==> inputs of 02-10 <==
==> flow/design.v (excerpt) <==
module ted
(
	input         clk,				 
	input         reset,
	input  [15:0] addr_in,
	output [15:0] addr_out,
	input   [7:0] data_in,
	output  [7:0] data_out,
	input         rw,
	output        cpuclk,			 
	output  [6:0] color,				 
	output        csync,
	output reg    hsync,
	output reg    vsync,
	output reg    hblank,
	output reg    vblank_out,
	input         wide,
	output        ce_pix,
	output        irq,
	output        ba,
	output reg    cs_io,
	output reg    cs_ram,
	output reg    cs0,
	output reg    cs1,
	output reg    aec,
	output  [4:0] snd,
	output        pal,
	input   [7:0] k,
	input   [1:0] tvmode,
	output        cpuenable			 
);
Settings: LEC_CHECK=0, ABC_AREA=1, CAP_MARGIN=20, CELL_PAD_IN_SITES_GLOBAL_PLACEMENT=2, CORE_MARGIN=2, CORE_UTILIZATION=40, CTS_CLUSTER_DIAMETER=332, GPL_ROUTABILITY_DRIVEN=0, GPL_TIMING_DRIVEN=0, HOLD_SLACK_MARGIN=-0.05, SETUP_SLACK_MARGIN=1.83, SLEW_MARGIN=35; clock period 10.0 ns.
run.sh (not shown) runs the stock make flow with config.mk's settings and CLKGATE_MAP_FILE=.
==> 08-13: changes against 02-10 <==
==> flow/config.mk (replaced) <==
export PLATFORM = sky130hd
export DESIGN_NAME = ted
export DESIGN_NICKNAME = ted
export VERILOG_FILES = /design/flow/design.v
export SDC_FILE = /design/flow/constraint.sdc
export NUM_CORES = 4
export LEC_CHECK = 0
export CAP_MARGIN = 20
export CORE_MARGIN = 2
export CORE_UTILIZATION = 72
export CTS_CLUSTER_SIZE = 45
export PLACE_DENSITY = 0.64
export SETUP_SLACK_MARGIN = 0.66
export SLEW_MARGIN = 20
==> flow/constraint.sdc (replaced) <==
create_clock -name core_clock -period 3.35 [get_ports {clk}]
set_input_delay 0.6700 -clock core_clock [delete_from_list [all_inputs] [get_ports {clk}]]
set_output_delay 0.6700 -clock core_clock [all_outputs]
set_load 0.01 [all_outputs]
==> 12-19: changes against 02-10 <==
==> flow/config.mk (replaced) <==
export PLATFORM = sky130hd
export DESIGN_NAME = ted
export DESIGN_NICKNAME = ted
export VERILOG_FILES = /design/flow/design.v
export SDC_FILE = /design/flow/constraint.sdc
export NUM_CORES = 4
export LEC_CHECK = 0
export CAP_MARGIN = 20
export CORE_MARGIN = 2
export CORE_UTILIZATION = 40
export SLEW_MARGIN = 20
==> flow/constraint.sdc (replaced) <==
create_clock -name core_clock -period 5.95 [get_ports {clk}]
set_input_delay 1.1900 -clock core_clock [delete_from_list [all_inputs] [get_ports {clk}]]
set_output_delay 1.1900 -clock core_clock [all_outputs]
set_load 0.01 [all_outputs]
==> 09-20: changes against 02-10 <==
==> flow/config.mk (replaced) <==
export PLATFORM = sky130hd
export DESIGN_NAME = ted
export DESIGN_NICKNAME = ted
export VERILOG_FILES = /design/flow/design.v
export SDC_FILE = /design/flow/constraint.sdc
export NUM_CORES = 4
export LEC_CHECK = 0
export CAP_MARGIN = 20
export CORE_MARGIN = 2
export CORE_UTILIZATION = 70
export CTS_CLUSTER_SIZE = 43
export SETUP_SLACK_MARGIN = 0.87
export SLEW_MARGIN = 20
==> flow/constraint.sdc (replaced) <==
create_clock -name core_clock -period 3.49 [get_ports {clk}]
set_input_delay 0.6980 -clock core_clock [delete_from_list [all_inputs] [get_ports {clk}]]
set_output_delay 0.6980 -clock core_clock [all_outputs]
set_load 0.01 [all_outputs]
==> results <==
	02-10	12-19	09-20	08-13
Non-clock buffer area fraction after layout	0.04349	0.02982	0.06038	0.06523
H-tree levels	4	4	3	3
Total length of routed met2 wires	87,940 um	68,570 um	78,600 um	84,950 um
Overall routed net length	200,100 um	166,400 um	172,800 um	188,700 um
Worst setup timing slack at the placement stage	3950 ps	1043 ps	-217.2 ps	-64.68 ps
Mean cell area of the mapped netlist	7.176 um2	7.819 um2	7.819 um2	7.819 um2
Area grow syn2layout	15.01%	13.05%	14.12%	14.68%
Largest net degree at the start of global routing	17	238	212	238
Number of antenna violations at the first check in global routing	6	10	6	8
Width of the chip	362.2 um	362.6 um	275.1 um	271.3 um
Outcome	timing/DRC/antenna clean	timing/DRC/antenna clean	timing/DRC/antenna clean	timing/DRC/antenna clean
Synthesized-area fraction occupied by adder cells	0.009169	0.009144	0.009144	0.009144
Vias in the first global route	45.80k	41.78k	46.15k	49.40k
Number of buffers added by the clock tree synthesis step	138	133	111	112
Number of combinational gates with multiple inputs	5,027	4,820	4,821	4,821
Final Non-Filler Cells	9,152	8,152	7,602	7,634
